<file path="run.sh">
#!/bin/bash
# the make line also repeats each setting of config.mk as NAME=value (left out here)
make -C /OpenROAD-flow-scripts/flow DESIGN_CONFIG=/design/flow/config.mk WORK_HOME=/design/flow/orfs CLKGATE_MAP_FILE= finish
</file>
<file path="config.mk">
export PLATFORM = sky130hd
export DESIGN_NAME = DSP
export DESIGN_NICKNAME = DSP
export VERILOG_FILES = /design/flow/design.v
export SDC_FILE = /design/flow/constraint.sdc
export NUM_CORES = 4
export LEC_CHECK = 0
export CAP_MARGIN = 5
export CORE_MARGIN = 2
export CORE_UTILIZATION = 67
export CTS_CLUSTER_SIZE = 90
export HOLD_SLACK_MARGIN = 0.28
export SETUP_SLACK_MARGIN = 1.62
export SLEW_MARGIN = 20
</file>
<file path="constraint.sdc">
create_clock -name core_clock -period 5.82 [get_ports {CLK}]
set_input_delay 1.1640 -clock core_clock [delete_from_list [all_inputs] [get_ports {CLK}]]
set_output_delay 1.1640 -clock core_clock [all_outputs]
set_load 0.01 [all_outputs]
</file>
<file path="design.v">
module reg_mux(in,out,clk,ce,rst);
parameter WIDTH=18;
parameter PIPELINE=0; 
parameter RESET_TYPE="SYNC";  
input[WIDTH-1:0] in;
input clk,ce,rst;
output reg[WIDTH-1:0] out;
generate
	if(PIPELINE && RESET_TYPE=="SYNC") begin
		always @(posedge clk) begin
			if(rst) begin
				out<=0;
			end
			else if(ce) begin
				out<=in;
			end
		end
	end
endgenerate
generate
	if(PIPELINE && RESET_TYPE=="ASYNC") begin
		always @(posedge clk or posedge rst) begin
			if (rst) begin
				out<=0;
			end
			else if (ce) begin
				out<=in;
			end
		end
	end
endgenerate
generate
	if(PIPELINE==0) begin
		always @(*) begin
			out=in;
		end
	end
endgenerate
endmodule
module DSP(A,B,C,D,CARRYIN,M,P,CARRYOUT,CARRYOUTF,CLK,OPMODE,
CEA,CEB,CEC,CED,CECARRYIN,CEM,CEP,CEOPMODE,
RSTA,RSTB,RSTC,RSTD,RSTCARRYIN,RSTM,RSTP,RSTOPMODE,
BCOUT,PCIN,PCOUT);
input[17:0] A, B, D;
input[47:0] C,PCIN;
input[7:0] OPMODE;
input CARRYIN,CLK,CEA,CEB,CEC,CECARRYIN,CED,CEM,CEP,CEOPMODE;
input RSTA,RSTB,RSTC,RSTD,RSTCARRYIN,RSTM,RSTP,RSTOPMODE;
output wire[35:0] M;
output wire[47:0] P,PCOUT;
output wire[17:0] BCOUT;
output CARRYOUT,CARRYOUTF;
parameter A0REG=0;	 
parameter A1REG=1; 
parameter B0REG=0;
parameter B1REG=1;
parameter CREG=1;
parameter DREG=1;
parameter MREG=1;
parameter PREG=1;
parameter CARRYINREG=1;
parameter CARRYOUTREG=1;
parameter OPMODEREG=1;
parameter CARRYINSEL="OPMODE5";  
parameter B_INPUT="DIRECT";  
parameter RSTTYPE="SYNC";   
wire[7:0] OPMODE_REG;
wire[17:0] D_REG;
reg[17:0] B0_IN;
wire[17:0] B0_REG;
reg[17:0] PRE_RESULT;
wire[17:0] B1_IN;
wire[17:0] B1_REG;
wire[17:0] A0_REG;
wire[17:0] A1_REG;
wire[35:0] Product_Result;
wire[35:0] M_REG;
reg[47:0] X_OUT;
reg[47:0] Z_OUT;
wire[48:0] Post_Result;
wire[47:0] C_REG;
reg Carry_IN;  
wire CIN; 
wire Carry_Out_In;
reg_mux #(.WIDTH(18), .PIPELINE(DREG), .RESET_TYPE(RSTTYPE)) DREG_INST(.in(D), .out(D_REG), .clk(CLK), .ce(CED), .rst(RSTD));
reg_mux #(.WIDTH(18), .PIPELINE(B0REG), .RESET_TYPE(RSTTYPE)) B0REG_INST(.in(B0_IN), .out(B0_REG), .clk(CLK), .ce(CEB), .rst(RSTB));
reg_mux #(.WIDTH(18), .PIPELINE(B1REG), .RESET_TYPE(RSTTYPE)) B1REG_INST(.in(B1_IN), .out(B1_REG), .clk(CLK), .ce(CEB), .rst(RSTB));
reg_mux #(.WIDTH(18), .PIPELINE(A0REG), .RESET_TYPE(RSTTYPE)) A0REG_INST(.in(A), .out(A0_REG), .clk(CLK), .ce(CEA), .rst(RSTA));
reg_mux #(.WIDTH(18), .PIPELINE(A1REG), .RESET_TYPE(RSTTYPE)) A1REG_INST(.in(A0_REG), .out(A1_REG), .clk(CLK), .ce(CEA), .rst(RSTA));
reg_mux #(.WIDTH(48), .PIPELINE(CREG), .RESET_TYPE(RSTTYPE)) CREG_INST(.in(C), .out(C_REG), .clk(CLK), .ce(CEC), .rst(RSTC));
reg_mux #(.WIDTH(36), .PIPELINE(MREG), .RESET_TYPE(RSTTYPE)) MREG_INST(.in(Product_Result), .out(M_REG), .clk(CLK), .ce(CEM), .rst(RSTM));
reg_mux #(.WIDTH(1), .PIPELINE(CARRYINREG), .RESET_TYPE(RSTTYPE)) CYIREG_INST(.in(Carry_IN), .out(CIN), .clk(CLK), .ce(CECARRYIN), .rst(RSTCARRYIN));
reg_mux #(.WIDTH(8), .PIPELINE(OPMODEREG), .RESET_TYPE(RSTTYPE)) OPMODEREG_INST(.in(OPMODE), .out(OPMODE_REG), .clk(CLK), .ce(CEOPMODE), .rst(RSTOPMODE));
reg_mux #(.WIDTH(1), .PIPELINE(CARRYOUTREG), .RESET_TYPE(RSTTYPE)) CYOREG_INST(.in(Carry_Out_In), .out(CARRYOUT), .clk(CLK), .ce(CECARRYIN), .rst(RSTCARRYIN));
reg_mux #(.WIDTH(48), .PIPELINE(PREG), .RESET_TYPE(RSTTYPE)) PREG_INST(.in(Post_Result), .out(P), .clk(CLK), .ce(CEP), .rst(RSTP));
always @(*) begin
	case(B_INPUT)
		"DIRECT": B0_IN=B;
		"CASCADE": B0_IN=BCOUT;
		default: B0_IN=0;
	endcase
end
always @(*) begin
	if(OPMODE_REG[6])
		PRE_RESULT= D_REG - B0_REG;	
	else
		PRE_RESULT= D_REG + B0_REG;
end
assign B1_IN=(OPMODE_REG[4])? PRE_RESULT: B0_REG;
assign Product_Result=B1_REG * A1_REG;
assign M=M_REG;
always @(*) begin
	case(CARRYINSEL)
		"CARRYIN": Carry_IN=CARRYIN;
		"OPMODE5": Carry_IN=OPMODE_REG[5];
		default: Carry_IN=0;
	endcase
end
always @(*) begin
	case({ OPMODE_REG[3], OPMODE_REG[2]})
		0: Z_OUT=0;
		1: Z_OUT=PCIN;
		2: Z_OUT=P;
		3: Z_OUT=C_REG;
	endcase
end
always @(*) begin
	case( {OPMODE_REG[1], OPMODE_REG[0]})
		0: X_OUT=0;
		1: X_OUT={ {13{M_REG[35]}} , M_REG[34:0] };  
 		2: X_OUT=P;
		3: X_OUT={D_REG[11:0], A1_REG, B1_REG};    
	endcase
end
assign Post_Result= ( OPMODE_REG[7] )? (Z_OUT-(X_OUT+CIN)) : (Z_OUT+X_OUT+CIN) ;
assign Carry_Out_In=Post_Result[48];
assign BCOUT= B1_REG;
assign CARRYOUTF= CARRYOUT;
assign PCOUT=P;
endmodule
</file>
==> deck_impl_summary.md, run 1 <==
Flow Results at a Glance

Synthesis
  – YS chip area: 27,600 um2
  – Post-synthesis adder-cell area fraction: 31.0%
  – Commonest cells post-synth: inv_1 (457), nand2_1 (318), nor2_1 (276)
  – Cell Type Count: 80
  – Top-area cell share: 18.9%
  – Cells after synthesis: 3,374
  – Synth Seq Share: 14.2%
  – Top comb family, area: adder cells
  – Primary FF master, synth: dfxtp_1
  – Mapped Area: 27,600 um2
  – Xor+xnor area frac: 4.00%
  – Ao+oa area frac: 15.7%
  – Synthesized area per cell: 8.18 um2
  – Post-synth EDFFs: 0
  – Most common cell in the synthesized netlist: inv_1
  – Synth Area in Simple Gates: 16.5%
  – Asr flop ratio synth: 0%
  – Area leader, netlist: fa_1
  – Synth flops: 196
  – Post-synthesis mux area share: 8.40%
  – Synth top area cells: fa_1 (19%), dfxtp_1 (14%), ha_1 (12%)
  – Ys Warns: 8
  – Syn_nets: 4,078
  – Yosys cell count: 3,374

Run status
  – Status: stopped before the end
  – Fail Step: 5_1_grt
  – Tool error message: [ERROR GRT-0232] Routing congestion too high. Check the congestion heatmap in the GUI.

GRT
  – GRT Resource Usage Total: 77.4%
  – Grt ovf: 125

Floorplanning
  – Ports: 328
  – Die Ht: 207 um
  – Die Width: 207 um
  – Fp_density: 67.7%
  – Core Rows: 74
  – Core area: 40,700 um2
  – Die area: 42,800 um2

Place
  – Buffers on Ports: 326
  – Dpl cells: 4,132
  – Routability congestion estimate: 0.990
  – Hpwl dp: 73.2 mm

CTS
  – Root buf cell: clkbuf_16
  – H-tree depth: 4
  – Sink Count: 196
  – Hold-fix buffers, CTS: 0
  – Max clock buf depth: 2
  – TritonCTS Buffers: 17
## per-stage QoR
step           power, mW  cell area (um2)  hold slack [ps]  setup slack [ps]
3_5_place_dp        5.07            32100              476              -484
4_1_cts             6.82            34700              494              -125
3_3_place_gp        4.93            32100              467              -262
2_1_floorplan       3.94            28700              454             -76.5
## per-layer routing
metal  GRT overflow  global-route usage, %
met1              3                   77.0
met2             66                   91.4
met3              3                   67.6
met4             53                   71.0
met5              0                   48.6
## repair_timing
action	in CTS
resized	336
buffers inserted	95
pin swaps	155
endpoints found under the setup margin	64
cloned	3
==> run 2: changes to the inputs <==
- CAP_MARGIN: 5 -> 20
- CORE_UTILIZATION: 67 -> 58
- CTS_CLUSTER_SIZE: 90 -> unset
- HOLD_SLACK_MARGIN: 0.28 -> unset
- SETUP_SLACK_MARGIN: 1.62 -> 1.42
==> deck_impl_summary.md, run 2 <==
Physical Implementation Snapshot

Power
  – Sequential power: 1.65 mW
  – Logic pwr share: 58.4%
  – Power density cells: 196 nW/um2
  – Combinational power: 4.10 mW
  – Peak VDD IR: 0.185 mV
  – Net Sw Power: 2.99 mW
  – Top pwr grp: combinational cells
  – Clock Power Share: 18.1%
  – Internal: 4.03 mW
  – Sequential Power Share: 23.5%
  – Sw Share: 42.6%
  – Total Power: 7.02 mW
  – Power in the clock group: 1.27 mW
  – Static leakage: 16.6 nW

Run status
  – Status: finished with violations
  – SO Viols: negative setup slack

Critical path
  – Origin of the critical flop-to-flop path: B1REG_INST.out[5]
  – Worst setup EP type: flip-flop
  – Worst-path cell chain: buf_12 -> and2_4 -> fa_1 -> inv_1 -> fa_1 -> inv_2 -> fa_1 -> fa_2 -> fa_1 -> inv_2 -> fa_1 -> inv_2 -> ha_4 -> a21oi_2 -> o21bai_1 -> a21oi_2 -> o21ai_2 -> or3_4 -> o211a_1 -> or2_4 -> a211oi_4 -> nor4_1 -> nand3b_1
  – Buf/Inv on CP: 5
  – Reg2Reg Setup Slack: -240 ps
  – Worst path most repeated cell: fa_1
  – Cell family with most CP delay: adder cells
  – RR Endpoint: MREG_INST.out[33]
  – Setup crit end: MREG_INST.out[33]
  – CP Data Arrival Time: 6450 ps
  – CP max-delay cell: fa_1
  – Crit-path max FO: 5
  – Stages on worst setup path: 23
  – CP startpoint kind: flip-flop
  – Crit path DRT: 6210 ps
  – CP Launch Point: B1REG_INST.out[5]
  – Delay of the slowest critical-path stage: 580 ps
  – Worst r2r path cells: 23
  – Critical path class: flip-flop to flip-flop

Synthesis
  – YS chip area: 27,600 um2
  – Xor+xnor area frac: 4.00%
  – Post-synthesis mux area share: 8.40%
  – Asr flop ratio synth: 0%
  – Synth Area in Simple Gates: 16.5%
  – Syn_nets: 4,078
  – Synth top area cells: fa_1 (19%), dfxtp_1 (14%), ha_1 (12%)
  – Ao+oa area frac: 15.7%
  – Post-synthesis adder-cell area fraction: 31.0%
  – Primary FF master, synth: dfxtp_1
  – Synthesized area per cell: 8.18 um2
  – Mapped Area: 27,600 um2
  – Area leader, netlist: fa_1
  – Top comb family, area: adder cells
  – Cells after synthesis: 3,374
  – Synth flops: 196
  – Ys Warns: 8
  – Yosys cell count: 3,374
  – Commonest cells post-synth: inv_1 (457), nand2_1 (318), nor2_1 (276)
  – Top-area cell share: 18.9%
  – Most common cell in the synthesized netlist: inv_1
  – Synth Seq Share: 14.2%
  – Cell Type Count: 80
  – Post-synth EDFFs: 0

STA
  – RSZ-0062 raised after global routing: yes
  – Clk_skew: 17.2 ps
  – Minimum clock period: 6060 ps
  – Slew Limit Fails: 0
  – Worst rel slew slack: 24.6%
  – Hold Vio Cnt, Final: 0
  – Setup TNS: -1910 ps
  – Worst-margin pin slew: 1120 ps
  – Final worst slack: -240 ps
  – Period utilisation layout: 104%
  – Setup-failing EPs final: 14
  – Max Freq: 165 MHz

Min path
  – WHS Endpoint: CREG_INST.out[32]
  – Critical hold path startpoint: CREG_INST.out[32]
  – Worst Hold Class: flip-flop to flip-flop
  – Hold path depth: 2

CTS
  – TritonCTS Buffers: 17
  – Root buf cell: clkbuf_16
  – H-tree depth: 4
  – Clk ins delay skew pair: 510 ps
  – CTS tree: yes
  – Sink Count: 196
  – Hold-fix buffers, CTS: 0
  – Worst-path clk slew: 70 ps
  – Max clock buf depth: 2

Floorplanning
  – Die Ht: 222 um
  – Core area: 46,800 um2
  – Die area: 49,300 um2
  – Die Width: 222 um
  – Ports: 328
  – Fp_density: 59.0%
  – Core Rows: 79

Drt
  – Routed wire length: 95.4 mm
  – WL per Instance: 21.8 um
  – # DRC: 0
  – Post-route ant nets: 0
  – Avg Vias per Cell: 6.01
  – Drt first-iter violations: 2,285
  – DR vias: 26,300
  – Total iterations of the first detailed-routing run: 6

GRT
  – Grt ovf: 0
  – Largest net degree at the start of global routing: 63
  – Vias in the first global route: 26,700
  – Initial antenna violation count: 5
  – First-pass GRT wire length: 146 mm
  – GRT Resource Usage Total: 37.9%

Place
  – Post-place setup slack: -399 ps
  – Hpwl dp: 71.4 mm
  – Area after DPL: 32,000 um2
  – Routability congestion estimate: 0.948
  – Buffers on Ports: 326

Layout
  – Final Util: 76.6%
  – Nets: 4,451
  – Final instance area: 35,800 um2
  – P&R area growth vs syn: 29.8%

Run
  – Max-cap viol count: 0
  – Tool warning count: 79
run 2: final cells by class:
class | instances | area, um2
well taps | 607 | 759
clock inverters | 11 | 146
multi-input cells | 2478 | 23000
fillers | 3353 | 10900
clock buffers | 19 | 433
inverters | 459 | 1730
repair buffers | 595 | 5700
diodes | 4 | 10.0
flip-flops and latches | 196 | 4040
run 2: timing repair:
action                     in CTS  in global routing
setup endpoints to repair      60                 60
buffers inserted               71                 51
pin swaps                     133                162
gates cloned                    1                  0
gates resized                 295                215
run 2: through the flow:
step                cells  hold WS, ps
global route         4368          515
floorplan            3374          454
detailed placement   4211          481
CTS                  4313          498
finish               4369          495
global placement     4211          467
run 2: per-layer routing:
metal / wire [um] / up-vias / track usage, %
met1: 37600 / 12800 / 46.4
met5: 26 / - / 0
met4: 5030 / 4 / 20.5
li1: - / 11900 / -
met3: 7630 / 257 / 6.36
met2: 45200 / 1300 / 63.7
==> run 3: changes to the inputs <==
- CORE_UTILIZATION: 58 -> 40
- PLACE_DENSITY: unset -> 0.6
- SETUP_SLACK_MARGIN: 1.42 -> unset
- clock period: 5.82 -> 4.59 ns (I/O delays scaled with it)
==> deck_impl_summary.md, run 3 <==
Physical Implementation Snapshot

Run status
  – Status: finished with violations
  – SO Viols: negative setup slack

Floorplanning
  – Core Rows: 96
  – Die Width: 267 um
  – Ports: 328
  – Core area: 68,500 um2
  – Die Ht: 267 um
  – Die area: 71,100 um2
  – Fp_density: 40.3%

Critical path
  – Origin of the critical flop-to-flop path: B1REG_INST.out[12]
  – CP max-delay cell: fa_1
  – Reg2Reg Setup Slack: -1410 ps
  – CP startpoint kind: flip-flop
  – Setup crit end: MREG_INST.out[31]
  – Crit-path max FO: 5
  – RR Endpoint: MREG_INST.out[31]
  – Stages on worst setup path: 23
  – Worst-path cell chain: buf_4 -> buf_12 -> nand2_4 -> fa_1 -> fa_1 -> inv_1 -> fa_1 -> fa_1 -> fa_1 -> inv_1 -> fa_1 -> inv_1 -> ha_4 -> a21oi_2 -> nand2b_1 -> a21oi_4 -> o21ai_2 -> or3_4 -> o211a_1 -> or2_4 -> a211oi_2 -> xnor2_1 -> o22ai_1
  – Buf/Inv on CP: 5
  – CP Launch Point: B1REG_INST.out[12]
  – Critical path class: flip-flop to flip-flop
  – CP Data Arrival Time: 6380 ps
  – Worst r2r path cells: 23
  – Crit path DRT: 4970 ps
  – Delay of the slowest critical-path stage: 550 ps
  – Worst setup EP type: flip-flop
  – Worst path most repeated cell: fa_1
  – Cell family with most CP delay: adder cells

STA
  – RSZ-0062 raised after global routing: yes
  – Hold slack final: 493 ps
  – Setup TNS: -25,600 ps
  – Worst rel slew slack: 29.1%
  – Max Freq: 167 MHz
  – Minimum clock period: 6000 ps
  – Setup-failing EPs final: 26
  – Clk_skew: 25.4 ps
  – Slew Limit Fails: 0
  – Hold Vio Cnt, Final: 0
  – Period utilisation layout: 131%
  – Final worst slack: -1410 ps
  – Worst-margin pin slew: 1060 ps

Synthesis
  – Most common cell in the synthesized netlist: inv_1
  – Ys Warns: 8
  – Area leader, netlist: fa_1
  – Cells after synthesis: 3,374
  – Asr flop ratio synth: 0%
  – Synth top area cells: fa_1 (19%), dfxtp_1 (14%), ha_1 (12%)
  – Commonest cells post-synth: inv_1 (457), nand2_1 (318), nor2_1 (276)
  – YS chip area: 27,600 um2
  – Synth Area in Simple Gates: 16.5%
  – Ao+oa area frac: 15.7%
  – Post-synth EDFFs: 0
  – Syn_nets: 4,078
  – Yosys cell count: 3,374
  – Synthesized area per cell: 8.18 um2
  – Post-synthesis adder-cell area fraction: 31.0%
  – Post-synthesis mux area share: 8.40%
  – Primary FF master, synth: dfxtp_1
  – Synth Seq Share: 14.2%
  – Cell Type Count: 80
  – Xor+xnor area frac: 4.00%
  – Top comb family, area: adder cells
  – Mapped Area: 27,600 um2
  – Top-area cell share: 18.9%
  – Synth flops: 196

Power
  – Power in the clock group: 1.69 mW
  – Power density cells: 247 nW/um2
  – Peak VDD IR: 0.234 mV
  – Clock Power Share: 18.7%
  – Internal: 5.18 mW
  – Total Power: 9.02 mW
  – Sequential power: 2.08 mW
  – Net Sw Power: 3.84 mW
  – Combinational power: 5.26 mW
  – Sequential Power Share: 23.0%
  – Top pwr grp: combinational cells
  – Logic pwr share: 58.3%
  – Static leakage: 17.5 nW
  – Sw Share: 42.6%

CTS
  – H-tree depth: 4
  – Sink Count: 196
  – Clk ins delay skew pair: 530 ps
  – Max clock buf depth: 2
  – Root buf cell: clkbuf_16
  – TritonCTS Buffers: 17
  – CTS tree: yes
  – Worst-path clk slew: 90 ps

Min path
  – Critical hold path startpoint: CREG_INST.out[16]
  – Worst Hold Class: flip-flop to flip-flop
  – Hold path depth: 2
  – WHS Endpoint: CREG_INST.out[16]

Drt
  – Total iterations of the first detailed-routing run: 6
  – Drt first-iter violations: 1,761
  – Post-route ant nets: 0
  – Routed wire length: 95.8 mm
  – Avg Vias per Cell: 5.27
  – DR vias: 25,600
  – # DRC: 0
  – WL per Instance: 19.7 um

Place
  – Hpwl dp: 76.8 mm
  – Routability congestion estimate: 0.941
  – Buffers on Ports: 326

GRT
  – Grt ovf: 0
  – Vias in the first global route: 25,300
  – Largest net degree at the start of global routing: 49
  – Initial antenna violation count: 8
  – GRT Resource Usage Total: 26.8%
  – First-pass GRT wire length: 146 mm

Run
  – Tool warning count: 77
  – Max-cap viol count: 0

Layout
  – Filler cells: 6,452
  – Nets: 4,665
  – P&R area growth vs syn: 32.3%
  – Logic area: 21,800 um2
  – Register area: 4030 um2
[run 3: timing repair]
action / in CTS / in global routing
hold endpoints to repair: 0 / 0
setup endpoints to repair: 36 / 47
gates resized: 137 / 120
buffers inserted: 38 / 30
pin swaps: 72 / 106
hold buffers: 0 / 0
[run 3: per-layer routing]
layer	vias up	part of all wire, %	routed length [um]	global-route usage, %
met1	12400	45	43400	36.1
met5	-	0.053	51	0
met4	8	3.7	3520	9.51
li1	12300	-	-	-
met3	135	6.5	6190	5.58
met2	750	45	42700	42.5
[run 3: through the flow]
step | util (%) | cells | area [um2] | setup slack, ps
after global routing | 53.3 | 4856 | 36500 | -1590
after floorplan | - | 3374 | 28300 | -1310
after detailed placement | 50.4 | 4764 | 34500 | -1710
after global placement | 50.4 | 4764 | 34500 | -1620
after CTS | 52.4 | 4830 | 35900 | -1390
final | 53.3 | 4860 | 36500 | -1410
[run 3: cell type report]
type                            instances  area share [%]
Tap cell                              882            3.02
Sequential cell                       196            11.0
Antenna cell                            4          0.0274
Clock buffer                           17            1.16
Multi-Input combinational cell       2477            59.6
Inverter                              459            4.72
Clock inverter                         15           0.558
Timing Repair Buffer                  810            19.9
==> run 4: changes to the inputs <==
- CORE_UTILIZATION: 40 -> 37
- CTS_CLUSTER_SIZE: unset -> 66
- MIN_ROUTING_LAYER: unset -> met2
- PLACE_DENSITY: 0.6 -> unset
- clock period: 4.59 -> 8.08 ns (I/O delays scaled with it)
==> deck_impl_summary.md, run 4 <==
Physical Implementation Snapshot

Synthesis
  – Top comb family, area: adder cells
  – Ys Warns: 8
  – Commonest cells post-synth: inv_1 (457), nand2_1 (318), nor2_1 (276)
  – Most common cell in the synthesized netlist: inv_1
  – Cells after synthesis: 3,374
  – Post-synth EDFFs: 0
  – Area leader, netlist: fa_1
  – Mapped Area: 27,600 um2
  – Post-synthesis adder-cell area fraction: 31.0%
  – Synth flops: 196
  – Yosys cell count: 3,374
  – Primary FF master, synth: dfxtp_1
  – Cell Type Count: 80
  – Xor+xnor area frac: 4.00%
  – Top-area cell share: 18.9%
  – YS chip area: 27,600 um2
  – Synth Area in Simple Gates: 16.5%
  – Post-synthesis mux area share: 8.40%
  – Syn_nets: 4,078
  – Synthesized area per cell: 8.18 um2
  – Ao+oa area frac: 15.7%
  – Synth top area cells: fa_1 (19%), dfxtp_1 (14%), ha_1 (12%)
  – Asr flop ratio synth: 0%
  – Synth Seq Share: 14.2%

CTS
  – Worst-path clk slew: 90 ps
  – H-tree depth: 4
  – Postcts setup bufs: 0
  – CTS tree: yes
  – Hold-fix buffers, CTS: 0
  – Max clock buf depth: 2
  – PostCTS Resize Cnt: 0
  – Sink Count: 196
  – Root buf cell: clkbuf_16
  – Clk ins delay skew pair: 550 ps
  – TritonCTS Buffers: 17

Critical path
  – Worst path most repeated cell: fa_1
  – Delay of the slowest critical-path stage: 1080 ps
  – Cell family with most CP delay: adder cells
  – CP Launch Point: A1REG_INST.out[3]
  – Critical path class: flip-flop to flip-flop
  – Crit path DRT: 8490 ps
  – Buf/Inv on CP: 2
  – RR Endpoint: MREG_INST.out[34]
  – Setup crit end: MREG_INST.out[34]
  – Stages on worst setup path: 20
  – CP startpoint kind: flip-flop
  – Worst-path cell chain: and2_1 -> fa_1 -> fa_1 -> ha_1 -> fa_1 -> inv_1 -> fa_1 -> fa_1 -> inv_1 -> ha_1 -> o21a_1 -> o21a_1 -> o21ai_0 -> nor3_1 -> a211oi_1 -> o21ai_0 -> a211oi_1 -> o21ai_0 -> xnor2_1 -> o22ai_1
  – CP max-delay cell: dfxtp_1
  – Crit-path max FO: 20
  – CP Data Arrival Time: 8050 ps
  – Reg2Reg Setup Slack: 440 ps
  – Worst setup EP type: flip-flop
  – Origin of the critical flop-to-flop path: A1REG_INST.out[3]
  – Worst r2r path cells: 20

Min path
  – WHS Endpoint: CREG_INST.out[3]
  – Hold path depth: 2
  – Worst Hold Class: flip-flop to flip-flop
  – Critical hold path startpoint: CREG_INST.out[3]

Power
  – Logic pwr share: 51.4%
  – Peak VDD IR: 0.126 mV
  – Sequential power: 1.24 mW
  – Clock Power Share: 21.5%
  – Internal: 2.49 mW
  – Sw Share: 45.4%
  – Sequential Power Share: 27.1%
  – Static leakage: 15.1 nW
  – Total Power: 4.56 mW
  – Power in the clock group: 980 uW
  – Combinational power: 2.34 mW
  – Power density cells: 143 nW/um2
  – Top pwr grp: combinational cells
  – Net Sw Power: 2.07 mW

STA
  – Clk_skew: 27.0 ps
  – Hold Vio Cnt, Final: 0
  – Minimum clock period: 7640 ps
  – RSZ-0062 raised after global routing: no
  – Worst rel slew slack: 24.2%
  – Final worst slack: 439 ps
  – Slew Limit Fails: 0
  – Setup-failing EPs final: 0
  – Setup TNS: 0 ps
  – Worst-margin pin slew: 1130 ps
  – Max Freq: 131 MHz
  – Period utilisation layout: 94.6%

Floorplanning
  – Die Ht: 277 um
  – Core Rows: 100
  – Core area: 74,200 um2
  – Ports: 328
  – Die area: 76,800 um2
  – Fp_density: 37.2%
  – Die Width: 277 um

GRT
  – Largest net degree at the start of global routing: 64
  – Initial antenna violation count: 0
  – Vias in the first global route: 36,400
  – First-pass GRT wire length: 145 mm
  – Grt ovf: 0
  – GRT Resource Usage Total: 37.4%

Drt
  – # DRC: 0
  – Routed wire length: 96.6 mm
  – DR vias: 33,300
  – Drt first-iter violations: 5,798
  – Total iterations of the first detailed-routing run: 9
  – Avg Vias per Cell: 7.37
  – Post-route ant nets: 0
  – WL per Instance: 21.4 um

Run
  – Max-cap viol count: 0
  – Tool warning count: 74

Place
  – Post-place setup slack: 811 ps
  – Buffers on Ports: 326
  – Dpl cells: 4,482
  – Hpwl dp: 72.3 mm
  – Routability congestion estimate: 0.989

Layout
  – P&R area growth vs syn: 16.0%
  – Nets: 4,236
  – Final Non-Filler Cells: 4,521

Run status
  – Status: timing/DRC/antenna clean
run 4: layer usage:
layer / track usage [%] / share of wire (%) / vias up
met3: 49.9 / 41 / 960
li1: - / - / 11400
met4: 6.88 / 8.6 / 54
met2: 43.6 / 49 / 9070
met1: - / 0 / 11900
met5: 22.6 / 2.3 / -
run 4: layout make-up:
cell class / count / area (um2)
Fill cell: 7514 / 42200
Multi-Input combinational cell: 2477 / 20900
Sequential cell: 196 / 3930
Timing Repair Buffer: 381 / 3650
Inverter: 459 / 1720
Tap cell: 969 / 1210
Clock buffer: 17 / 425
Clock inverter: 14 / 166
Antenna cell: 8 / 20.0
run 4: stage by stage:
stage | utilization (%) | instance area [um2] | hold slack (ps)
global placement | 42.3 | 31400 | 467
finish | 43.1 | 32000 | 495
floorplan | - | 27600 | 454
global route | 43.1 | 32000 | 526
CTS | 43.1 | 32000 | 501
detailed placement | 42.3 | 31400 | 478
==> run 5: changes to the inputs <==
- ABC_AREA: unset -> 1
- CORE_ASPECT_RATIO: unset -> 0.5
- CORE_UTILIZATION: 37 -> 70
- CTS_CLUSTER_DIAMETER: unset -> 381
- CTS_CLUSTER_SIZE: 66 -> 44
- MAX_ROUTING_LAYER: unset -> met4
- MIN_ROUTING_LAYER: met2 -> unset
- PLACE_DENSITY_LB_ADDON: unset -> 0.3
- SETUP_SLACK_MARGIN: unset -> 0.38
- TNS_END_PERCENT: unset -> 5
- clock period: 8.08 -> 8.0 ns (I/O delays scaled with it)
==> deck_impl_summary.md, run 5 <==
Physical Implementation Snapshot

Run status
  – Status: timing/DRC/antenna clean

Layout
  – Nets: 5,831
  – Logic area: 21,500 um2
  – Final Non-Filler Cells: 5,735
  – P&R area growth vs syn: 12.3%
  – Final Util: 79.5%
  – Filler cells: 3,199
  – Register area: 3930 um2

Floorplanning
  – Die area: 45,800 um2
  – Die Ht: 152 um
  – Ports: 328
  – Die Width: 301 um
  – Core area: 43,500 um2
  – Core Rows: 54
  – Fp_density: 70.8%

Drt
  – Avg Vias per Cell: 6.20
  – Post-route ant nets: 0
  – Routed wire length: 127 mm
  – Drt first-iter violations: 6,061
  – Total iterations of the first detailed-routing run: 9
  – # DRC: 0
  – DR vias: 35,600
  – WL per Instance: 22.2 um

Min path
  – Worst Hold Class: flip-flop to flip-flop
  – Hold path depth: 2
  – WHS Endpoint: CREG_INST.out[30]
  – Critical hold path startpoint: CREG_INST.out[30]

CTS
  – H-tree depth: 4
  – Worst-path clk slew: 90 ps
  – Clk ins delay skew pair: 500 ps
  – CTS tree: yes
  – Sink Count: 196
  – Hold-fix buffers, CTS: 0
  – Max clock buf depth: 2
  – TritonCTS Buffers: 17
  – Postcts setup bufs: 0
  – PostCTS Resize Cnt: 0
  – Root buf cell: clkbuf_16

Critical path
  – Worst r2r path cells: 19
  – Critical path class: flip-flop to flip-flop
  – Reg2Reg Setup Slack: 910 ps
  – CP max-delay cell: dfxtp_1
  – Buf/Inv on CP: 4
  – Worst-path cell chain: nand2_1 -> fa_1 -> fa_1 -> inv_1 -> fa_1 -> fa_1 -> fa_1 -> inv_1 -> fa_1 -> inv_1 -> ha_1 -> a21oi_1 -> o21ai_0 -> o21bai_1 -> a21oi_1 -> nand2_1 -> o21ai_0 -> nand2_1 -> inv_1
  – Cell family with most CP delay: adder cells
  – Crit path DRT: 8430 ps
  – RR Endpoint: MREG_INST.out[32]
  – Setup crit end: MREG_INST.out[32]
  – CP startpoint kind: flip-flop
  – CP Launch Point: B1REG_INST.out[13]
  – Worst path most repeated cell: fa_1
  – Delay of the slowest critical-path stage: 1220 ps
  – CP Data Arrival Time: 7520 ps
  – Origin of the critical flop-to-flop path: B1REG_INST.out[13]
  – Crit-path max FO: 21
  – Worst setup EP type: flip-flop
  – Stages on worst setup path: 19

Synthesis
  – Yosys cell count: 4,971
  – Cell Type Count: 45
  – Synthesized area per cell: 6.20 um2
  – Synth Area in Simple Gates: 26.9%
  – Top-area cell share: 17.9%
  – Post-synthesis mux area share: 0%
  – Asr flop ratio synth: 0%
  – Synth flops: 196
  – Top comb family, area: adder cells
  – Post-synthesis adder-cell area fraction: 27.8%
  – Ao+oa area frac: 13.6%
  – Most common cell in the synthesized netlist: nand2_1
  – Synth top area cells: nand2_1 (18%), fa_1 (17%), inv_1 (14%)
  – Mapped Area: 30,800 um2
  – Synth Seq Share: 12.7%
  – Area leader, netlist: nand2_1
  – Post-synth EDFFs: 0
  – Ys Warns: 8
  – Xor+xnor area frac: 1.56%
  – Commonest cells post-synth: nand2_1 (1,471), inv_1 (1,146), a21oi_1 (392)
  – Primary FF master, synth: dfxtp_1
  – Cells after synthesis: 4,971
  – Syn_nets: 5,675
  – YS chip area: 30,800 um2

GRT
  – Vias in the first global route: 34,500
  – Largest net degree at the start of global routing: 65
  – Grt ovf: 0
  – GRT Resource Usage Total: 56.2%
  – First-pass GRT wire length: 191 mm
  – Initial antenna violation count: 7

Place
  – Dpl cells: 5,696
  – Buffers on Ports: 326
  – Hpwl dp: 98.4 mm
  – Routability congestion estimate: 1.18

STA
  – Hold Vio Cnt, Final: 0
  – Clk_skew: 15.9 ps
  – Setup TNS: 0 ps
  – Minimum clock period: 7090 ps
  – Slew Limit Fails: 0
  – Worst rel slew slack: 9.48%
  – Period utilisation layout: 88.6%
  – Max Freq: 141 MHz
  – Worst-margin pin slew: 1360 ps
  – RSZ-0062 raised after global routing: no
  – Setup-failing EPs final: 0

Power
  – Sw Share: 50.2%
  – Logic pwr share: 55.0%
  – Static leakage: 19.3 nW
  – Sequential Power Share: 24.9%
  – Power density cells: 139 nW/um2
  – Sequential power: 1.20 mW
  – Peak VDD IR: 0.170 mV
  – Top pwr grp: combinational cells
  – Internal: 2.39 mW
  – Combinational power: 2.64 mW
  – Power in the clock group: 965 uW
  – Clock Power Share: 20.1%
  – Net Sw Power: 2.41 mW

Run
  – Max-cap viol count: 0
  – Tool warning count: 75
run 5: final cells by class:
class                           count  area share, %
Multi-Input combinational cell   3400           62.2
Inverter                         1159           12.6
Sequential cell                   196           11.3
Timing Repair Buffer              353           9.96
Tap cell                          588           2.13
Clock buffer                       18           1.24
Clock inverter                     14          0.488
Antenna cell                        7         0.0506
run 5: metal layers:
| layer | up-vias | GRT usage, % | wire length, um |
|---|---|---|---|
| met4 | 0 | 37.6 | 10900 |
| met3 | 964 | 23.9 | 21700 |
| met5 | - | - | 0 |
| met2 | 3170 | 78.7 | 51400 |
| met1 | 16100 | 65.5 | 43300 |
| li1 | 15400 | - | - |
run 5: stage by stage:
step | total power, mW | worst slack, ps | instance area [um2] | hold slack, ps
after global placement | 3.58 | 1640 | 34000 | 449
after floorplan | 2.76 | 2680 | 30800 | 438
after detailed placement | 3.66 | 1470 | 34000 | 453
after CTS | 4.61 | 1440 | 34600 | 465
final | 4.81 | 912 | 34600 | 466
after global routing | 4.98 | 982 | 34600 | 478
==> run 6: changes to the inputs <==
- CORE_UTILIZATION: 70 -> 72
- CTS_CLUSTER_DIAMETER: 381 -> 301
- CTS_CLUSTER_SIZE: 44 -> 99
- HOLD_SLACK_MARGIN: unset -> 0.3
- MAX_ROUTING_LAYER: met4 -> unset
- PLACE_DENSITY: unset -> 0.35
- PLACE_DENSITY_LB_ADDON: 0.3 -> unset
- SETUP_SLACK_MARGIN: 0.38 -> 0.39
- clock period: 8.0 -> 3.15 ns (I/O delays scaled with it)
==> deck_impl_summary.md, run 6 <==
Flow Results at a Glance

Floorplanning
  – Core area: 42,100 um2
  – Fp_density: 73.1%
  – Die area: 44,500 um2
  – Die Width: 297 um
  – Ports: 328
  – Die Ht: 150 um
  – Core Rows: 53

Synthesis
  – Ys Warns: 8
  – Area leader, netlist: nand2_1
  – Yosys cell count: 4,971
  – Syn_nets: 5,675
  – Cell Type Count: 45
  – Primary FF master, synth: dfxtp_1
  – Synth top area cells: nand2_1 (18%), fa_1 (17%), inv_1 (14%)
  – YS chip area: 30,800 um2
  – Post-synthesis mux area share: 0%
  – Asr flop ratio synth: 0%
  – Synthesized area per cell: 6.20 um2
  – Top comb family, area: adder cells
  – Synth Seq Share: 12.7%
  – Post-synthesis adder-cell area fraction: 27.8%
  – Mapped Area: 30,800 um2
  – Synth Area in Simple Gates: 26.9%
  – Synth flops: 196
  – Post-synth EDFFs: 0
  – Xor+xnor area frac: 1.56%
  – Top-area cell share: 17.9%
  – Commonest cells post-synth: nand2_1 (1,471), inv_1 (1,146), a21oi_1 (392)
  – Cells after synthesis: 4,971
  – Ao+oa area frac: 13.6%
  – Most common cell in the synthesized netlist: nand2_1

Run status
  – Fail Step: 3_5_place_dp
  – Status: stopped before the end
  – Tool error message: [ERROR DPL-0033] detailed placement checks failed during check placement.

Place
  – Buffers on Ports: 326
  – Routability congestion estimate: 1.24
-- run 6: stage by stage --
step           worst slack, ps  TNS [ps]  hold WS (ps)  power, mW
3_3_place_gp             -2050    -85660           450       10.6
2_1_floorplan            -1780    -48370           438       7.23
==> run 7: changes to the inputs <==
- CAP_MARGIN: 20 -> 15
- CORE_ASPECT_RATIO: 0.5 -> 0.87
- CORE_UTILIZATION: 72 -> 23
- CTS_CLUSTER_DIAMETER: 301 -> unset
- CTS_CLUSTER_SIZE: 99 -> 49
- GPL_ROUTABILITY_DRIVEN: unset -> 0
- GPL_TIMING_DRIVEN: unset -> 0
- HOLD_SLACK_MARGIN: 0.3 -> unset
- MAX_ROUTING_LAYER: unset -> met5
- MIN_ROUTING_LAYER: unset -> met1
- PLACE_DENSITY: 0.35 -> unset
- PLACE_DENSITY_LB_ADDON: unset -> 0.29
- SETUP_SLACK_MARGIN: 0.39 -> -0.48
- SLEW_MARGIN: 20 -> 10
- TNS_END_PERCENT: 5 -> 70
- clock period: 3.15 -> 7.37 ns (I/O delays scaled with it)
==> deck_impl_summary.md, run 7 <==
Physical Implementation Snapshot

Drt
  – Post-route ant nets: 0
  – Total iterations of the first detailed-routing run: 6
  – Avg Vias per Cell: 4.71
  – Drt first-iter violations: 3,749
  – DR vias: 33,500
  – WL per Instance: 21.3 um
  – Routed wire length: 151 mm
  – # DRC: 0

Power
  – Top pwr grp: combinational cells
  – Clock Power Share: 20.0%
  – Power density cells: 144 nW/um2
  – Logic pwr share: 56.2%
  – Total Power: 5.32 mW
  – Net Sw Power: 2.68 mW
  – Combinational power: 2.99 mW
  – Sequential Power Share: 23.8%
  – Sw Share: 50.4%
  – Internal: 2.64 mW
  – Power in the clock group: 1.06 mW
  – Static leakage: 19.6 nW
  – Peak VDD IR: 0.196 mV
  – Sequential power: 1.27 mW

Floorplanning
  – Core area: 133,000 um2
  – Die Ht: 345 um
  – Fp_density: 23.1%
  – Ports: 328
  – Die Width: 396 um
  – Die area: 137,000 um2
  – Core Rows: 125

Place
  – Post-place setup slack: 499 ps
  – Hpwl dp: 131 mm
  – Area after DPL: 36,200 um2
  – Buffers on Ports: 316

STA
  – Worst-margin pin slew: 1290 ps
  – RSZ-0062 raised after global routing: no
  – Period utilisation layout: 94.0%
  – Worst rel slew slack: 14.0%
  – Max Freq: 144 MHz
  – Clk_skew: 30.8 ps
  – Slew Limit Fails: 0
  – Setup TNS: 0 ps
  – Hold Vio Cnt, Final: 0
  – Minimum clock period: 6930 ps
  – Final worst slack: 441 ps
  – Setup-failing EPs final: 0

Critical path
  – Worst r2r path cells: 21
  – Worst path most repeated cell: fa_1
  – Origin of the critical flop-to-flop path: B1REG_INST.out[0]
  – CP Launch Point: B1REG_INST.out[0]
  – Setup crit end: MREG_INST.out[22]
  – Crit path DRT: 7800 ps
  – CP startpoint kind: flip-flop
  – Cell family with most CP delay: adder cells
  – Worst-path cell chain: clkbuf_1 -> buf_1 -> nand2_1 -> fa_1 -> fa_1 -> inv_1 -> fa_1 -> fa_1 -> fa_1 -> inv_1 -> fa_1 -> inv_1 -> ha_1 -> nand2_1 -> o21ai_0 -> a21oi_1 -> o21ai_1 -> a21oi_1 -> xnor2_1 -> o21ai_0 -> inv_1
  – Critical path class: flip-flop to flip-flop
  – Delay of the slowest critical-path stage: 720 ps
  – CP Data Arrival Time: 7360 ps
  – RR Endpoint: MREG_INST.out[22]
  – Buf/Inv on CP: 6
  – Reg2Reg Setup Slack: 440 ps
  – Crit-path max FO: 10
  – Worst setup EP type: flip-flop
  – CP max-delay cell: clkbuf_1
  – Stages on worst setup path: 21

CTS
  – Clk ins delay skew pair: 550 ps
  – Hold-fix buffers, CTS: 0
  – Postcts setup bufs: 0
  – CTS tree: yes
  – TritonCTS Buffers: 17
  – H-tree depth: 4
  – Root buf cell: clkbuf_16
  – PostCTS Resize Cnt: 0
  – Max clock buf depth: 2
  – Sink Count: 196
  – Worst-path clk slew: 90 ps

Synthesis
  – Yosys cell count: 4,971
  – Cell Type Count: 45
  – Xor+xnor area frac: 1.56%
  – Cells after synthesis: 4,971
  – Asr flop ratio synth: 0%
  – Synth Seq Share: 12.7%
  – Syn_nets: 5,675
  – Post-synthesis adder-cell area fraction: 27.8%
  – Ao+oa area frac: 13.6%
  – Synth flops: 196
  – Post-synth EDFFs: 0
  – Primary FF master, synth: dfxtp_1
  – YS chip area: 30,800 um2
  – Mapped Area: 30,800 um2
  – Most common cell in the synthesized netlist: nand2_1
  – Synth Area in Simple Gates: 26.9%
  – Synthesized area per cell: 6.20 um2
  – Top comb family, area: adder cells
  – Area leader, netlist: nand2_1
  – Post-synthesis mux area share: 0%
  – Ys Warns: 8
  – Synth top area cells: nand2_1 (18%), fa_1 (17%), inv_1 (14%)
  – Commonest cells post-synth: nand2_1 (1,471), inv_1 (1,146), a21oi_1 (392)
  – Top-area cell share: 17.9%

Min path
  – Worst Hold Class: flip-flop to flip-flop
  – Critical hold path startpoint: CREG_INST.out[4]
  – WHS Endpoint: CREG_INST.out[4]
  – Hold path depth: 2

GRT
  – First-pass GRT wire length: 215 mm
  – GRT Resource Usage Total: 21.6%
  – Vias in the first global route: 30,900
  – Grt ovf: 0
  – Largest net degree at the start of global routing: 19
  – Initial antenna violation count: 5

Layout
  – Final instance area: 36,800 um2
  – Nets: 6,011
  – P&R area growth vs syn: 19.5%

Run status
  – Status: timing/DRC/antenna clean

Run
  – Tool warning count: 74
  – Max-cap viol count: 0
[run 7: cell type report]
class	count	area (um2)
flip-flops and latches	196	3920
inverters	1159	4350
clock inverters	14	174
diodes	2	5.00
plain buffers	216	1000
fillers	15100	96400
repair buffers	317	3170
well taps	1778	2220
multi-input cells	3400	21500
clock buffers	18	429
[run 7: per-layer routing]
layer | wire length [um] | share of wire (%) | vias up | GRT usage [%]
met4 | 2590 | 1.7 | 6 | 3.92
met2 | 57100 | 38 | 1708 | 29.2
li1 | - | - | 15700 | -
met5 | 32 | 0.021 | - | 0
met3 | 20100 | 13 | 116 | 7.85
met1 | 71300 | 47 | 15900 | 32.3
[run 7: through the flow]
step	util (%)	hold WS, ps	instances
final	27.6	470	7100
after global routing	27.6	492	7098
after floorplan	-	438	4971
after CTS	27.6	470	7098
after detailed placement	27.2	458	7066
after global placement	27.2	453	7065
==> run 8: changes to the inputs <==
- CAP_MARGIN: 15 -> 20
- CELL_PAD_IN_SITES_DETAIL_PLACEMENT: unset -> 1
- CORE_ASPECT_RATIO: 0.87 -> 1.09
- CORE_MARGIN: 2 -> 10
- CORE_UTILIZATION: 23 -> 47
- CTS_CLUSTER_DIAMETER: unset -> 176
- CTS_CLUSTER_SIZE: 49 -> 100
- MIN_ROUTING_LAYER: met1 -> met2
- SETUP_SLACK_MARGIN: -0.48 -> unset
- TNS_END_PERCENT: 70 -> 35
- clock period: 7.37 -> 5.04 ns (I/O delays scaled with it)
==> deck_impl_summary.md, run 8 <==
Flow Results at a Glance

Run status
  – Status: stopped before the end
  – Fail Step: 5_1_grt
  – Tool error message: [ERROR GRT-0116] Global routing finished with congestion. Check the congestion regions in the DRC Viewer.

Place
  – Buffers on Ports: 316
  – Hpwl dp: 148 mm
  – Area after DPL: 35,300 um2
  – Dpl cells: 6,130
  – Post-place setup slack: -1590 ps

Synthesis
  – Top comb family, area: adder cells
  – Commonest cells post-synth: nand2_1 (1,471), inv_1 (1,146), a21oi_1 (392)
  – Mapped Area: 30,800 um2
  – Synthesized area per cell: 6.20 um2
  – Asr flop ratio synth: 0%
  – Post-synth EDFFs: 0
  – Ys Warns: 8
  – Primary FF master, synth: dfxtp_1
  – Synth Area in Simple Gates: 26.9%
  – Post-synthesis adder-cell area fraction: 27.8%
  – Syn_nets: 5,675
  – Cell Type Count: 45
  – Area leader, netlist: nand2_1
  – Yosys cell count: 4,971
  – YS chip area: 30,800 um2
  – Top-area cell share: 17.9%
  – Post-synthesis mux area share: 0%
  – Most common cell in the synthesized netlist: nand2_1
  – Ao+oa area frac: 13.6%
  – Synth Seq Share: 12.7%
  – Cells after synthesis: 4,971
  – Xor+xnor area frac: 1.56%
  – Synth flops: 196
  – Synth top area cells: nand2_1 (18%), fa_1 (17%), inv_1 (14%)

Floorplanning
  – Fp_density: 47.7%
  – Core area: 64,600 um2
  – Core Rows: 97
  – Die Ht: 287 um
  – Die Width: 265 um
  – Die area: 76,200 um2
  – Ports: 328

CTS
  – Max clock buf depth: 2
  – Hold-fix buffers, CTS: 0
  – Sink Count: 196
  – TritonCTS Buffers: 17
  – Root buf cell: clkbuf_16
  – H-tree depth: 4

GRT
  – GRT Resource Usage Total: 101%
  – Grt ovf: 4,009
==> run 8: repair_timing <==
action	in CTS
endpoints found under the setup margin	49
endpoints found under the hold margin	0
pin swaps	90
gates resized	418
setup buffers	46
==> run 8: per-layer routing <==
layer	track usage, %	overflow
met1	-	-
met2	99.5	1354
met3	105	1594
met4	97.0	832
met5	96.8	229
==> run 9: changes to the inputs <==
- ABC_AREA: 1 -> unset
- CAP_MARGIN: 20 -> 5
- CELL_PAD_IN_SITES_DETAIL_PLACEMENT: 1 -> unset
- CORE_ASPECT_RATIO: 1.09 -> unset
- CORE_MARGIN: 10 -> 2
- CORE_UTILIZATION: 47 -> 70
- CTS_CLUSTER_DIAMETER: 176 -> unset
- CTS_CLUSTER_SIZE: 100 -> 90
- GPL_ROUTABILITY_DRIVEN: 0 -> unset
- GPL_TIMING_DRIVEN: 0 -> unset
- HOLD_SLACK_MARGIN: unset -> -0.08
- MAX_ROUTING_LAYER: met5 -> unset
- MIN_ROUTING_LAYER: met2 -> unset
- PLACE_DENSITY_LB_ADDON: 0.29 -> unset
- SETUP_SLACK_MARGIN: unset -> 0.04
- SLEW_MARGIN: 10 -> 20
- TNS_END_PERCENT: 35 -> unset
- clock period: 5.04 -> 5.82 ns (I/O delays scaled with it)
==> deck_impl_summary.md, run 9 <==
Flow Results at a Glance

Run status
  – Status: stopped before the end
  – Fail Step: 5_1_grt
  – Tool error message: [ERROR GRT-0232] Routing congestion too high. Check the congestion heatmap in the GUI.

CTS
  – Max clock buf depth: 2
  – TritonCTS Buffers: 17
  – H-tree depth: 4
  – Root buf cell: clkbuf_16
  – Sink Count: 196

Synthesis
  – Synth flops: 196
  – Ys Warns: 8
  – Post-synthesis mux area share: 8.40%
  – Ao+oa area frac: 15.7%
  – Synth Seq Share: 14.2%
  – Yosys cell count: 3,374
  – Top comb family, area: adder cells
  – Syn_nets: 4,078
  – Asr flop ratio synth: 0%
  – Commonest cells post-synth: inv_1 (457), nand2_1 (318), nor2_1 (276)
  – YS chip area: 27,600 um2
  – Area leader, netlist: fa_1
  – Primary FF master, synth: dfxtp_1
  – Post-synth EDFFs: 0
  – Top-area cell share: 18.9%
  – Synth Area in Simple Gates: 16.5%
  – Xor+xnor area frac: 4.00%
  – Synth top area cells: fa_1 (19%), dfxtp_1 (14%), ha_1 (12%)
  – Synthesized area per cell: 8.18 um2
  – Most common cell in the synthesized netlist: inv_1
  – Post-synthesis adder-cell area fraction: 31.0%
  – Cells after synthesis: 3,374
  – Cell Type Count: 80
  – Mapped Area: 27,600 um2

Floorplanning
  – Die area: 41,000 um2
  – Die Width: 203 um
  – Core Rows: 72
  – Ports: 328
  – Core area: 38,700 um2
  – Fp_density: 71.2%
  – Die Ht: 203 um

Place
  – Buffers on Ports: 326
  – Hpwl dp: 74.6 mm
  – Routability congestion estimate: 1.01
  – Dpl cells: 4,129

GRT
  – GRT Resource Usage Total: 71.5%
  – Grt ovf: 317
run 9: timing repair:
| action | CTS |
|---|---|
| gates resized | 129 |
| buffers inserted | 50 |
| hold endpoints to repair | 0 |
| setup endpoints to repair | 21 |
| pin swaps | 44 |
| hold buffers | 0 |
run 9: per-layer routing:
metal | overflow | GRT usage (%)
met5 | 1 | 19.8
met3 | 7 | 53.0
met1 | 3 | 71.4
met2 | 210 | 92.5
met4 | 96 | 68.7
run 9: through the flow:
stage / setup TNS (ps) / setup slack, ps / utilization [%] / hold slack [ps] / instance area, um2
after CTS: -1360 / -236 / 85.3 / 506 / 33000
after floorplan: -157 / -77.2 / - / 454 / 28000
after global placement: -2200 / -345 / 81.8 / 467 / 31700
after detailed placement: -6690 / -611 / 81.8 / 481 / 31700
==> run 10: changes to the inputs <==
- CAP_MARGIN: 5 -> 20
- CORE_MARGIN: 2 -> 9
- CORE_UTILIZATION: 70 -> 40
- CTS_CLUSTER_DIAMETER: unset -> 126
- CTS_CLUSTER_SIZE: 90 -> 74
- HOLD_SLACK_MARGIN: -0.08 -> 0.27
- MIN_ROUTING_LAYER: unset -> met2
- PLACE_DENSITY: unset -> 0.47
- SETUP_SLACK_MARGIN: 0.04 -> -0.69
- TNS_END_PERCENT: unset -> 60
- clock period: 5.82 -> 8.0 ns (I/O delays scaled with it)
==> deck_impl_summary.md, run 10 <==
Physical Implementation Snapshot

Layout
  – Filler cells: 6,698
  – Final instance area: 31,900 um2
  – Final Util: 47.1%
  – P&R area growth vs syn: 15.8%
  – Logic area: 20,900 um2
  – Register area: 3930 um2
  – Nets: 4,244

CTS
  – Sink Count: 196
  – Clk ins delay skew pair: 530 ps
  – Postcts setup bufs: 0
  – Max clock buf depth: 2
  – CTS tree: yes
  – H-tree depth: 4
  – Hold-fix buffers, CTS: 0
  – TritonCTS Buffers: 17
  – PostCTS Resize Cnt: 0
  – Worst-path clk slew: 100 ps
  – Root buf cell: clkbuf_16

STA
  – Clk_skew: 20.5 ps
  – Hold slack final: 495 ps
  – Max Freq: 133 MHz
  – Setup-failing EPs final: 0
  – Slew Limit Fails: 0
  – Worst rel slew slack: 26.3%
  – Worst-margin pin slew: 1100 ps
  – RSZ-0062 raised after global routing: no
  – Hold Vio Cnt, Final: 0
  – Minimum clock period: 7540 ps
  – Setup TNS: 0 ps
  – Period utilisation layout: 94.3%

Power
  – Sequential power: 1.25 mW
  – Static leakage: 15.1 nW
  – Net Sw Power: 2.20 mW
  – Sequential Power Share: 26.4%
  – Peak VDD IR: 0.0990 mV
  – Power in the clock group: 971 uW
  – Internal: 2.51 mW
  – Sw Share: 46.8%
  – Logic pwr share: 53.0%
  – Clock Power Share: 20.6%
  – Combinational power: 2.49 mW
  – Top pwr grp: combinational cells
  – Power density cells: 147 nW/um2

Drt
  – Total iterations of the first detailed-routing run: 8
  – DR vias: 34,000
  – WL per Instance: 24.1 um
  – Routed wire length: 107 mm
  – # DRC: 0
  – Drt first-iter violations: 5,733
  – Post-route ant nets: 0
  – Avg Vias per Cell: 7.66

GRT
  – GRT Resource Usage Total: 40.5%
  – Vias in the first global route: 38,600
  – Largest net degree at the start of global routing: 55
  – Grt ovf: 0
  – First-pass GRT wire length: 160 mm
  – Initial antenna violation count: 0

Run
  – Max-cap viol count: 0
  – Tool warning count: 75

Synthesis
  – YS chip area: 27,600 um2
  – Yosys cell count: 3,374
  – Post-synthesis adder-cell area fraction: 31.0%
  – Top-area cell share: 18.9%
  – Primary FF master, synth: dfxtp_1
  – Mapped Area: 27,600 um2
  – Ys Warns: 8
  – Asr flop ratio synth: 0%
  – Synth flops: 196
  – Cell Type Count: 80
  – Synth top area cells: fa_1 (19%), dfxtp_1 (14%), ha_1 (12%)
  – Synth Area in Simple Gates: 16.5%
  – Area leader, netlist: fa_1
  – Post-synthesis mux area share: 8.40%
  – Post-synth EDFFs: 0
  – Synth Seq Share: 14.2%
  – Syn_nets: 4,078
  – Top comb family, area: adder cells
  – Cells after synthesis: 3,374
  – Most common cell in the synthesized netlist: inv_1
  – Synthesized area per cell: 8.18 um2
  – Xor+xnor area frac: 4.00%
  – Commonest cells post-synth: inv_1 (457), nand2_1 (318), nor2_1 (276)
  – Ao+oa area frac: 15.7%

Place
  – Hpwl dp: 81.2 mm
  – Area after DPL: 31,300 um2
  – Buffers on Ports: 326
  – Routability congestion estimate: 0.959

Critical path
  – Critical path class: flip-flop to flip-flop
  – Worst-path cell chain: nand2_1 -> fa_1 -> fa_1 -> fa_1 -> inv_1 -> fa_1 -> fa_1 -> inv_1 -> fa_1 -> inv_1 -> ha_1 -> nand4_1 -> a311o_1 -> a21oi_1 -> o21ai_0 -> o31ai_1 -> a21oi_1 -> xnor2_1 -> a211oi_1
  – Reg2Reg Setup Slack: 460 ps
  – CP max-delay cell: dfxtp_1
  – CP startpoint kind: flip-flop
  – RR Endpoint: MREG_INST.out[35]
  – Setup crit end: MREG_INST.out[35]
  – Delay of the slowest critical-path stage: 1020 ps
  – Cell family with most CP delay: adder cells
  – Buf/Inv on CP: 3
  – Worst r2r path cells: 19
  – Crit path DRT: 8440 ps
  – Origin of the critical flop-to-flop path: B1REG_INST.out[10]
  – Crit-path max FO: 15
  – Worst setup EP type: flip-flop
  – CP Launch Point: B1REG_INST.out[10]
  – Stages on worst setup path: 19
  – Worst path most repeated cell: fa_1
  – CP Data Arrival Time: 7990 ps

Min path
  – Worst Hold Class: flip-flop to flip-flop
  – Critical hold path startpoint: CREG_INST.out[1]
  – WHS Endpoint: CREG_INST.out[1]
  – Hold path depth: 2

Floorplanning
  – Core Rows: 95
  – Fp_density: 40.7%
  – Die Width: 281 um
  – Ports: 328
  – Die Ht: 281 um
  – Die area: 78,800 um2
  – Core area: 67,800 um2

Run status
  – Status: timing/DRC/antenna clean
==> run 10: routing by layer <==
metal	vias to the layer above	routed length, um	global-route usage (%)
li1	11400	-	-
met1	11900	0	-
met2	9726	52100	45.9
met3	945	45400	56.3
met4	60	7590	6.56
met5	-	1910	23.9
==> run 10: cell type report <==
| cell class | instances | area share (%) |
|---|---|---|
| timing repair buffer | 389 | 11.6 |
| tap | 873 | 3.42 |
| clock inverter | 14 | 0.478 |
| sequential | 196 | 12.3 |
| antenna | 14 | 0.110 |
| clock buffer | 18 | 1.34 |
| multi-input combinational | 2477 | 65.3 |
| inverter | 459 | 5.39 |
==> run 10: through the flow <==
| stage | setup slack, ps | power [mW] | std cells |
|---|---|---|---|
| 3_5_place_dp | 785 | 3.62 | 4393 |
| 2_1_floorplan | 1700 | 2.73 | 3374 |
| 4_1_cts | 664 | 4.60 | 4425 |
| 6_report | 456 | 4.71 | 4440 |
| 3_3_place_gp | 856 | 3.62 | 4393 |
| 5_1_grt | 8.63 | 4.99 | 4426 |
==> run 11: changes to the inputs <==
- ABC_AREA: unset -> 1
- CAP_MARGIN: 20 -> 15
- CORE_ASPECT_RATIO: unset -> 0.98
- CORE_MARGIN: 9 -> 2
- CORE_UTILIZATION: 40 -> 59
- CTS_CLUSTER_DIAMETER: 126 -> unset
- CTS_CLUSTER_SIZE: 74 -> 75
- GPL_ROUTABILITY_DRIVEN: unset -> 0
- HOLD_SLACK_MARGIN: 0.27 -> unset
- MAX_ROUTING_LAYER: unset -> met5
- MIN_ROUTING_LAYER: met2 -> unset
- PLACE_DENSITY: 0.47 -> unset
- PLACE_DENSITY_LB_ADDON: unset -> 0.01
- SETUP_SLACK_MARGIN: -0.69 -> unset
- TNS_END_PERCENT: 60 -> 45
- clock period: 8.0 -> 5.1 ns (I/O delays scaled with it)
==> deck_impl_summary.md, run 11 <==
Physical Implementation Snapshot

Run status
  – Status: finished with violations
  – SO Viols: negative setup slack

CTS
  – Max clock buf depth: 2
  – Hold-fix buffers, CTS: 0
  – Clk ins delay skew pair: 520 ps
  – H-tree depth: 4
  – Sink Count: 196
  – Worst-path clk slew: 90 ps
  – CTS tree: yes
  – TritonCTS Buffers: 17
  – Root buf cell: clkbuf_16

Synthesis
  – Ao+oa area frac: 13.6%
  – Post-synth EDFFs: 0
  – Post-synthesis adder-cell area fraction: 27.8%
  – Synth top area cells: nand2_1 (18%), fa_1 (17%), inv_1 (14%)
  – Synth Seq Share: 12.7%
  – Cell Type Count: 45
  – Mapped Area: 30,800 um2
  – Post-synthesis mux area share: 0%
  – Asr flop ratio synth: 0%
  – Synthesized area per cell: 6.20 um2
  – Most common cell in the synthesized netlist: nand2_1
  – Syn_nets: 5,675
  – Commonest cells post-synth: nand2_1 (1,471), inv_1 (1,146), a21oi_1 (392)
  – Primary FF master, synth: dfxtp_1
  – YS chip area: 30,800 um2
  – Ys Warns: 8
  – Synth flops: 196
  – Area leader, netlist: nand2_1
  – Top-area cell share: 17.9%
  – Cells after synthesis: 4,971
  – Xor+xnor area frac: 1.56%
  – Top comb family, area: adder cells
  – Yosys cell count: 4,971
  – Synth Area in Simple Gates: 26.9%

Drt
  – Routed wire length: 117 mm
  – # DRC: 0
  – DR vias: 33,800
  – Avg Vias per Cell: 5.63
  – Antenna Cells: 0
  – WL per Instance: 19.5 um
  – Post-route ant nets: 0
  – Total iterations of the first detailed-routing run: 7
  – Drt first-iter violations: 3,956

STA
  – Worst-margin pin slew: 1130 ps
  – RSZ-0062 raised after global routing: yes
  – Hold Vio Cnt, Final: 0
  – Setup TNS: -4590 ps
  – Max Freq: 183 MHz
  – Period utilisation layout: 107%
  – Hold slack final: 464 ps
  – Clk_skew: 18.0 ps
  – Setup-failing EPs final: 22
  – Minimum clock period: 5470 ps
  – Worst rel slew slack: 24.4%
  – Slew Limit Fails: 0
  – Final worst slack: -365 ps

Critical path
  – Crit-path max FO: 7
  – Reg2Reg Setup Slack: -370 ps
  – Origin of the critical flop-to-flop path: A1REG_INST.out[6]
  – Cell family with most CP delay: adder cells
  – Worst path most repeated cell: fa_1
  – CP max-delay cell: fa_1
  – Worst-path cell chain: buf_8 -> nand2_2 -> inv_2 -> fa_1 -> inv_1 -> fa_1 -> inv_2 -> fa_1 -> fa_1 -> fa_1 -> inv_1 -> fa_1 -> inv_2 -> ha_4 -> buf_6 -> nand2_4 -> nor2_4 -> inv_2 -> nor4_1 -> nand2_1 -> nand2_1 -> xor2_1 -> o21ai_1 -> inv_1
  – RR Endpoint: MREG_INST.out[34]
  – Setup crit end: MREG_INST.out[34]
  – Stages on worst setup path: 24
  – CP Launch Point: A1REG_INST.out[6]
  – Worst setup EP type: flip-flop
  – Crit path DRT: 5560 ps
  – CP Data Arrival Time: 5920 ps
  – Delay of the slowest critical-path stage: 530 ps
  – Buf/Inv on CP: 9
  – Worst r2r path cells: 24
  – Critical path class: flip-flop to flip-flop
  – CP startpoint kind: flip-flop

Place
  – Post-place setup slack: -525 ps
  – Buffers on Ports: 326
  – Hpwl dp: 94.4 mm
  – Area after DPL: 35,600 um2
  – Dpl cells: 5,953

GRT
  – First-pass GRT wire length: 176 mm
  – Initial antenna violation count: 2
  – GRT Resource Usage Total: 42.1%
  – Grt ovf: 0
  – Largest net degree at the start of global routing: 55
  – Vias in the first global route: 31,300

Power
  – Internal: 4.05 mW
  – Clock Power Share: 18.8%
  – Sequential power: 1.82 mW
  – Combinational power: 4.60 mW
  – Top pwr grp: combinational cells
  – Sw Share: 48.8%
  – Sequential Power Share: 23.0%
  – Power density cells: 212 nW/um2
  – Total Power: 7.91 mW
  – Logic pwr share: 58.2%
  – Peak VDD IR: 0.286 mV
  – Power in the clock group: 1.48 mW
  – Static leakage: 20.4 nW
  – Net Sw Power: 3.86 mW

Floorplanning
  – Die Width: 235 um
  – Fp_density: 59.9%
  – Die area: 54,000 um2
  – Die Ht: 230 um
  – Core area: 51,400 um2
  – Core Rows: 82
  – Ports: 328

Layout
  – Nets: 6,026
  – Final instance area: 37,200 um2
  – Final Non-Filler Cells: 6,007
  – P&R area growth vs syn: 20.8%
  – Final Util: 72.4%

Run
  – Tool warning count: 76
  – Max-cap viol count: 0

Min path
  – Worst Hold Class: flip-flop to flip-flop
  – WHS Endpoint: CREG_INST.out[11]
  – Hold path depth: 2
  – Critical hold path startpoint: CREG_INST.out[11]
-- run 11: layout make-up --
type	count	area (um2)
tap	672	841
fill	4451	14200
inverter	1159	4350
clock inverter	15	171
sequential	196	4010
multi-input combinational	3400	22300
clock buffer	17	425
timing repair buffer	548	5110
-- run 11: layer usage --
metal / part of all wire, % / global-route usage (%) / wire (um) / vias up
met5: 0.020 / 0 / 23 / -
met4: 6.8 / 24.5 / 8000 / 4
met3: 12 / 10.3 / 14400 / 427
met2: 43 / 63.6 / 49900 / 2153
met1: 38 / 54.8 / 44800 / 15500
li1: - / - / - / 15800
-- run 11: timing repair --
item                                    4_1_cts  5_1_grt
gates cloned                                  0        0
resized                                     124      136
pin swaps                                    26       51
buffers inserted                             13       11
endpoints found under the setup margin       26       26
Power is estimated from default activity; no workload was simulated.
